## topmodule
module topmodule( input clk,
input rst,
output [3:0] anode,
output [7:0] cathode,
input B1, B2, B3, B4,
input [4:0] operation);
Size: about 140 flip-flops, ~23 I/O pins, ~0.020 mm² of cells after synthesis.
export LEC_CHECK = 0
export ABC_AREA = 1
export CAP_MARGIN = 40
export CELL_PAD_IN_SITES_GLOBAL_PLACEMENT = 2
export CORE_ASPECT_RATIO = 0.5
export CORE_MARGIN = 2
export CORE_UTILIZATION = 40
export CTS_CLUSTER_DIAMETER = 165
export CTS_CLUSTER_SIZE = 92
export PLACE_DENSITY_LB_ADDON = 0.2
export SETUP_SLACK_MARGIN = 1.34
export SLEW_MARGIN = 20
export TNS_END_PERCENT = 25
create_clock -name core_clock -period 32.0 [get_ports {clk}]
run.sh (not shown) runs the stock make flow with config.mk's settings and CLKGATE_MAP_FILE=.
==> next run, changes <==
Settings changed: CAP_MARGIN 40 to 20, CELL_PAD_IN_SITES_GLOBAL_PLACEMENT 2 to unset, CORE_UTILIZATION 40 to 70, CTS_CLUSTER_DIAMETER 165 to unset, CTS_CLUSTER_SIZE 92 to unset, PLACE_DENSITY_LB_ADDON 0.2 to unset, SETUP_SLACK_MARGIN 1.34 to unset, TNS_END_PERCENT 25 to unset.
Clock period 32.0 ns to 19.5 ns, I/O delays scaled along.
- The new run aborted during global routing (GRT-0232)
- die area went down by well over a third
- synthesized cell count does not change
- synthesized area does not change
==> next run, changes <==
Settings changed: ABC_AREA 1 to unset, CORE_ASPECT_RATIO 0.5 to unset, CORE_UTILIZATION 70 to 59.
Clock period 19.5 ns to 13.6 ns, I/O delays scaled along.
This time the run finished with negative setup slack left.
Synthesized cell count drops by about a fifth.
Area after synthesis increases slightly.
Die area rose by about a fifth.
==> next run, changes <==
Settings changed: CORE_UTILIZATION 59 to 40.
Clock period 13.6 ns to 30.0 ns, I/O delays scaled along.
Outcome:
- With this change the flow finished clean
- final area came out lower by about 10%
- total power is lower by about 55%
- critical path depth came out lower by 3
- die area rises by about 46%
- hold slack stays flat
- maximum frequency shrinks by 9.9%
- core utilization came out lower by 27 points
==> next run, changes <==
Settings changed: CORE_UTILIZATION 40 to 48.
What happened: The new run produced a clean layout; fmax goes down by about 0.5%; routed wire length is lower by about 4%; cell count falls by about 4.6%; setup slack loses 0.15 ns; die area fell by 16%; core utilization goes up by 8.0 points; synthesized cell count does not change; design area decreases by 1.2%.

topmodule again, from the RTL that the note above started with.
// topmodule
module topmodule( input clk,
input rst,
output [3:0] anode,
output [7:0] cathode,
input B1, B2, B3, B4,
input [4:0] operation);
wire refreshclock;
wire refreshtick;
wire [1:0] refreshcounter;
wire [3:0] digit1;
wire [3:0] digit2;
wire [3:0] digit3;
wire [3:0] digit4;
wire [7:0] digit1disp;
wire [7:0] digit2disp;
wire [7:0] digit3disp;
wire [7:0] digit4disp;
wire dot;
wire [3:0] final1, final2, final3, final4; 
wire [13:0] result;     
wire negative_sign;                
clockDivider refreshclockGenerator( .clk(clk),.clk_out(refreshclock),.tick(refreshtick),.rst(rst));
refreshCounter counter(.clk(clk),.rst(rst),.en(refreshtick),.refreshcounter(refreshcounter));
anodeControl anodeControl(.refreshcounter(refreshcounter),.anode(anode));
increment case1(.clk(clk), .en(refreshtick), .rst(rst),.button(B1),.in(digit1));
increment case2(.clk(clk), .en(refreshtick), .rst(rst),.button(B2),.in(digit2));
increment case3(.clk(clk), .en(refreshtick), .rst(rst),.button(B3),.in(digit3));
increment case4(.clk(clk), .en(refreshtick), .rst(rst),.button(B4),.in(digit4));
operations operate(.clk(clk), .en(refreshtick),.operation(operation), .reset(rst), .dig1(digit1), .dig2(digit2), .dig3(digit3),.dig4(digit4), .result(result), .negative_sign(negative_sign),.dot(dot));
  ...
Settings: LEC_CHECK=0, ABC_AREA=0, CAP_MARGIN=20, CELL_PAD_IN_SITES_GLOBAL_PLACEMENT=0, CORE_MARGIN=2, CORE_UTILIZATION=69, CTS_CLUSTER_DIAMETER=364, CTS_CLUSTER_SIZE=31, GPL_TIMING_DRIVEN=1, MAX_ROUTING_LAYER=met5, PLACE_DENSITY_LB_ADDON=0.09, SETUP_SLACK_MARGIN=1.64, SLEW_MARGIN=0, TNS_END_PERCENT=95; clock period 49.4 ns.
Then changed:
==> flow/config.mk (replaced) <==
export PLATFORM = sky130hd
export DESIGN_NAME = topmodule
export DESIGN_NICKNAME = topmodule
export VERILOG_FILES = /design/flow/design.v
export SDC_FILE = /design/flow/constraint.sdc
export NUM_CORES = 4
export LEC_CHECK = 0
export ABC_AREA = 1
export CAP_MARGIN = 20
export CORE_MARGIN = 2
export CORE_UTILIZATION = 68
export SLEW_MARGIN = 20
==> flow/constraint.sdc (replaced) <==
create_clock -name core_clock -period 23.7 [get_ports {clk}]
set_input_delay 4.7400 -clock core_clock [delete_from_list [all_inputs] [get_ports {clk}]]
set_output_delay 4.7400 -clock core_clock [all_outputs]
set_load 0.01 [all_outputs]
Effect:
- synthesized cell count is higher by about a fifth
- sequential power is higher by well over a third
- global-route usage is lower by 1.4 points
- area after synthesis is lower slightly
- total power is higher by well over a third
- utilization is higher by 2.2 points
No activity file was given, so power comes from the tool's default toggle rates.
